==> job 3320: inputs <==
==> flow/design.v <==
module control_unit (
    input wire clk,
    input wire reset,
    input wire [3:0] opcode,
    input wire zero_flag,
    input wire carry_flag,
    output reg pc_inc,
    output reg pc_load,
    output reg ir_load,
    output reg acc_load,
    output reg mar_load,
    output reg mdr_load,
    output reg addr_sel,
    output reg mem_write
);
    localparam [2:0] 
        FETCH     = 3'b000,
        DECODE    = 3'b001,
        EXECUTE   = 3'b010,
        MEM_READ  = 3'b011,
        MEM_WRITE = 3'b100;
    reg [2:0] current_state, next_state;
    always @(posedge clk or posedge reset) begin
        if (reset)
            current_state <= FETCH;
        else
            current_state <= next_state;
    end
    always @(*) begin
        next_state = current_state;  
        case (current_state)
            FETCH: next_state = DECODE;
            DECODE: next_state = EXECUTE;
            EXECUTE: begin
                case (opcode)
                    4'b0001, 4'b0010, 4'b0011: next_state = MEM_READ;  
                    4'b0100: next_state = MEM_READ;   
                    4'b0101: next_state = MEM_WRITE;  
                    4'b1001: next_state = FETCH;      
                    4'b1010: next_state = FETCH;      
                    4'b1011: next_state = FETCH;      
                    default: next_state = FETCH;
                endcase
            end
            MEM_READ: next_state = FETCH;
            MEM_WRITE: next_state = FETCH;
            default: next_state = FETCH;
        endcase
    end
always @(*) begin
    pc_inc = 1'b0;
    pc_load = 1'b0;
    ir_load = 1'b0;
    acc_load = 1'b0;
    mar_load = 1'b0;
    mdr_load = 1'b0;
    addr_sel = 1'b0;
    mem_write = 1'b0;
    case (current_state)
        FETCH: begin
            pc_inc = 1'b1;
            ir_load = 1'b1;
        end
        DECODE: begin
            mar_load = 1'b1;
        end
        EXECUTE: begin
            case (opcode)
                4'b0101: begin   
                    mdr_load = 1'b1;
                end
                4'b0110: begin   
                    acc_load = 1'b1;
                end
                4'b0111: begin   
                    acc_load = 1'b1;
                end
                4'b1000: begin   
                    acc_load = 1'b1;
                end
                4'b1001: begin   
                    pc_load = 1'b1;
                end
                4'b1010: begin   
                    pc_load = zero_flag;
                end
                4'b1011: begin   
                    pc_load = carry_flag;
                end
                default: begin   
                end
            endcase
        end
        MEM_READ: begin   
            addr_sel = 1'b1;
            acc_load = 1'b1;
        end
        MEM_WRITE: begin
            addr_sel = 1'b1;
            mem_write = 1'b1;
        end
    endcase
end
endmodule
module datapath (
    input wire clk,
    input wire reset,
    input wire [7:0] data_in,
    input wire pc_inc,
    input wire pc_load,
    input wire ir_load,
    input wire acc_load,
    input wire mar_load,
    input wire mdr_load,
    input wire addr_sel,
    output reg [7:0] instruction,
    output reg [3:0] opcode,
    output reg [3:0] operand,
    output reg [7:0] alu_result,
    output reg zero_flag,
    output reg carry_flag,
    output reg [7:0] data_out,
    output reg [7:0] address
);
    reg [7:0] pc;         
    reg [7:0] acc;        
    reg [7:0] mar;        
    reg [7:0] mdr;        
    reg       carry;      
    reg [8:0] alu_temp;   
    always @(posedge clk or posedge reset) begin
        if (reset)
            instruction <= 8'b0;
        else if (ir_load)
            instruction <= data_in;
    end
    always @(*) begin
        opcode = instruction[7:4];
        operand = instruction[3:0];
    end
    always @(posedge clk or posedge reset) begin
        if (reset)
            pc <= 8'b0;
        else if (pc_load)
            pc <= {4'b0, operand};   
        else if (pc_inc)
            pc <= pc + 1;            
    end
    always @(posedge clk or posedge reset) begin
        if (reset) begin
            acc <= 8'b0;
            carry <= 1'b0;
        end else if (acc_load) begin
            acc <= alu_result;
            carry <= alu_temp[8];
        end
    end
    always @(posedge clk or posedge reset) begin
        if (reset)
            mar <= 8'b0;
        else if (mar_load)
            mar <= {4'b0, operand};  
    end
    always @(posedge clk or posedge reset) begin
        if (reset)
            mdr <= 8'b0;
        else if (mdr_load)
            mdr <= acc;  
    end
    always @(*) begin
        alu_temp = 9'b0;
        case (opcode)
            4'b0001: alu_temp = {1'b0, acc} + {1'b0, data_in};  
            4'b0010: alu_temp = {1'b0, acc} - {1'b0, data_in};  
            4'b0011: alu_temp = acc & data_in;                  
            4'b0100: alu_temp = data_in;                        
            4'b0110: alu_temp = ~{1'b0, acc};                   
            4'b0111: alu_temp = {acc, 1'b0};                    
            4'b1000: alu_temp = {1'b0, acc[7:1]};               
            default: alu_temp = {1'b0, acc};
        endcase
        alu_result = alu_temp[7:0];
        carry_flag = carry;
        zero_flag = (acc == 8'b0);
    end
    always @(*) begin
        data_out = mdr;
        address = (addr_sel) ? mar : pc;
    end
endmodule
module cpu_8bit (
    input wire clk,
    input wire reset,
    input wire [7:0] data_in,
    output wire [7:0] data_out,
    output wire [7:0] address,
    output wire mem_write
);
    wire [7:0] instruction;
    wire [3:0] opcode;
    wire [3:0] operand;
    wire [7:0] alu_result;
    wire zero_flag;
    wire carry_flag;
    wire pc_inc;
    wire pc_load;
    wire ir_load;
    wire acc_load;
    wire mar_load;
    wire mdr_load;
    wire addr_sel;
    control_unit ctrl (
        .clk(clk),
        .reset(reset),
        .opcode(opcode),
        .zero_flag(zero_flag),
        .carry_flag(carry_flag),
        .pc_inc(pc_inc),
        .pc_load(pc_load),
        .ir_load(ir_load),
        .acc_load(acc_load),
        .mar_load(mar_load),
        .mdr_load(mdr_load),
        .addr_sel(addr_sel),
        .mem_write(mem_write)
    );
    datapath dp (
        .clk(clk),
        .reset(reset),
        .data_in(data_in),
        .pc_inc(pc_inc),
        .pc_load(pc_load),
        .ir_load(ir_load),
        .acc_load(acc_load),
        .mar_load(mar_load),
        .mdr_load(mdr_load),
        .addr_sel(addr_sel),
        .instruction(instruction),
        .opcode(opcode),
        .operand(operand),
        .alu_result(alu_result),
        .zero_flag(zero_flag),
        .carry_flag(carry_flag),
        .data_out(data_out),
        .address(address)
    );
endmodule
==> flow/run.sh <==
#!/bin/bash
# the make line also repeats each setting of config.mk as NAME=value (left out here)
make -C /OpenROAD-flow-scripts/flow DESIGN_CONFIG=/design/flow/config.mk WORK_HOME=/design/flow/orfs CLKGATE_MAP_FILE= finish
==> flow/config.mk <==
export PLATFORM = sky130hd
export DESIGN_NAME = cpu_8bit
export DESIGN_NICKNAME = cpu_8bit
export VERILOG_FILES = /design/flow/design.v
export SDC_FILE = /design/flow/constraint.sdc
export NUM_CORES = 4
export LEC_CHECK = 0
export ABC_AREA = 1
export CAP_MARGIN = 20
export CORE_ASPECT_RATIO = 0.5
export CORE_MARGIN = 2
export CORE_UTILIZATION = 56
export CTS_CLUSTER_DIAMETER = 331
export CTS_CLUSTER_SIZE = 100
export GPL_TIMING_DRIVEN = 1
export MIN_ROUTING_LAYER = met1
export SETUP_SLACK_MARGIN = -0.25
export SLEW_MARGIN = 20
export TNS_END_PERCENT = 100
==> flow/constraint.sdc <==
create_clock -name core_clock -period 2.49 [get_ports {clk}]
set_input_delay 0.4980 -clock core_clock [delete_from_list [all_inputs] [get_ports {clk}]]
set_output_delay 0.4980 -clock core_clock [all_outputs]
set_load 0.01 [all_outputs]
==> inputs of job 6373, as changes to job 3320 <==
==> flow/config.mk (replaced) <==
export PLATFORM = sky130hd
export DESIGN_NAME = cpu_8bit
export DESIGN_NICKNAME = cpu_8bit
export VERILOG_FILES = /design/flow/design.v
export SDC_FILE = /design/flow/constraint.sdc
export NUM_CORES = 4
export LEC_CHECK = 0
export ABC_AREA = 1
export CAP_MARGIN = 10
export CORE_MARGIN = 2
export CORE_UTILIZATION = 63
export SLEW_MARGIN = 20
==> flow/constraint.sdc (replaced) <==
create_clock -name core_clock -period 4.0 [get_ports {clk}]
set_input_delay 0.8000 -clock core_clock [delete_from_list [all_inputs] [get_ports {clk}]]
set_output_delay 0.8000 -clock core_clock [all_outputs]
set_load 0.01 [all_outputs]
==> inputs of job 5512, as changes to job 3320 <==
==> flow/config.mk (replaced) <==
export PLATFORM = sky130hd
export DESIGN_NAME = cpu_8bit
export DESIGN_NICKNAME = cpu_8bit
export VERILOG_FILES = /design/flow/design.v
export SDC_FILE = /design/flow/constraint.sdc
export NUM_CORES = 4
export LEC_CHECK = 0
export ABC_AREA = 1
export CAP_MARGIN = 20
export CORE_MARGIN = 2
export CORE_UTILIZATION = 20
export CTS_CLUSTER_DIAMETER = 75
export CTS_CLUSTER_SIZE = 16
export GPL_TIMING_DRIVEN = 1
export MIN_ROUTING_LAYER = met1
export SETUP_SLACK_MARGIN = -0.25
export SLEW_MARGIN = 20
==> inputs of job 7024, as changes to job 3320 <==
==> flow/config.mk (replaced) <==
export PLATFORM = sky130hd
export DESIGN_NAME = cpu_8bit
export DESIGN_NICKNAME = cpu_8bit
export VERILOG_FILES = /design/flow/design.v
export SDC_FILE = /design/flow/constraint.sdc
export NUM_CORES = 4
export LEC_CHECK = 0
export CAP_MARGIN = 20
export CORE_ASPECT_RATIO = 0.5
export CORE_MARGIN = 2
export CORE_UTILIZATION = 31
export CTS_CLUSTER_DIAMETER = 216
export CTS_CLUSTER_SIZE = 100
export SLEW_MARGIN = 20
export TNS_END_PERCENT = 15
==> flow/constraint.sdc (replaced) <==
create_clock -name core_clock -period 4.0 [get_ports {clk}]
set_input_delay 0.8000 -clock core_clock [delete_from_list [all_inputs] [get_ports {clk}]]
set_output_delay 0.8000 -clock core_clock [all_outputs]
set_load 0.01 [all_outputs]
==> comparison <==
Job 5512 produced a layout that fails on setup timing. Job 3320 ran to the end with violations: setup timing. Job 7024 produced a clean layout. Job 6373 finished clean. Global-route usage: job 3320 is lower than job 6373 (2.1 points). In sequential cell count, job 3320 and job 5512 do not differ. Of job 3320 and job 5512, job 3320 has the higher combinational power (gap about 3%, measured against job 5512). Synthesized area is the same in job 5512 and job 6373. Clock skew: job 6373 is higher than job 7024 (3.4 ps). Against job 5512, the power of job 3320 is higher by about 1%. Clock power: job 5512 > job 3320 > job 7024 > job 6373. Hold slack: job 7024 > job 3320 > job 5512 > job 6373. Worst setup slack: job 6373 > job 7024 > job 5512 > job 3320. In first-iteration DRC count, job 3320 and job 5512 do not differ.
==> figures <==
| quantity | job 6373 | job 5512 | job 3320 | job 7024 |
|---|---|---|---|---|
| DP HPWL | 4920 um | 5880 um | 5490 um | 5230 um |
| Average vias per placed instance | 5.58 | 4.32 | 5.34 | 5.26 |
| Post-synthesis cell count | 397 | 397 | 397 | 299 |
| Number of standard cells in the final layout excluding fillers | 479 | 632 | 524 | 440 |
| Power per standard cell area | 777 nW/um2 | 1210 nW/um2 | 1260 nW/um2 | 821 nW/um2 |
| Total Routing Usage GR | 29.0% | 10.6% | 26.9% | 14.7% |
| Destination of the critical timing path | address[3] | dp.carry | dp.carry | dp.carry |
| Pin slew with the least headroom to its limit | 636 ps | 515 ps | 523 ps | 883 ps |
| Hold endpoint | dp.mdr[0] | dp.mdr[1] | dp.mdr[0] | dp.mar[3] |
| Hold_sp | dp.mdr[0] | dp.mdr[1] | dp.mdr[0] | dp.mar[3] |
| Final sum of negative setup slack | 0 ps | -280 ps | -144 ps | 0 ps |
| Register area share after synthesis | 36.1% | 36.1% | 36.1% | 35.0% |
| Placed instance area | 3090 um2 | 3440 um2 | 3280 um2 | 3200 um2 |
| Power dissipated in sequential cells | 759 uW | 1190 uW | 1210 uW | 853 uW |
| Post-synthesis xor/xnor area fraction | 2.84% | 2.84% | 2.84% | 5.82% |
| Most frequent cell on the critical path | o21ai_1 | nand2_1 | nand2_1 | a21o_1 |
| Iteration-0 DRC Markers | 208 | 194 | 194 | 128 |
| Final hold slack | 483 ps | 484 ps | 487 ps | 506 ps |
| Clock transition at the registers of the reported paths | 80 ps | 60 ps | 90 ps | 60 ps |
| First element of the critical path | ctrl.current_state[0] | data_in[0] | data_in[4] | data_in[3] |
| Run status | timing/DRC/antenna clean | complete, but fails checks | complete, but fails checks | timing/DRC/antenna clean |
| Layout check failures | - | setup timing | setup timing | - |
Power figures rest on the tool's default switching activity, not on a simulated workload.
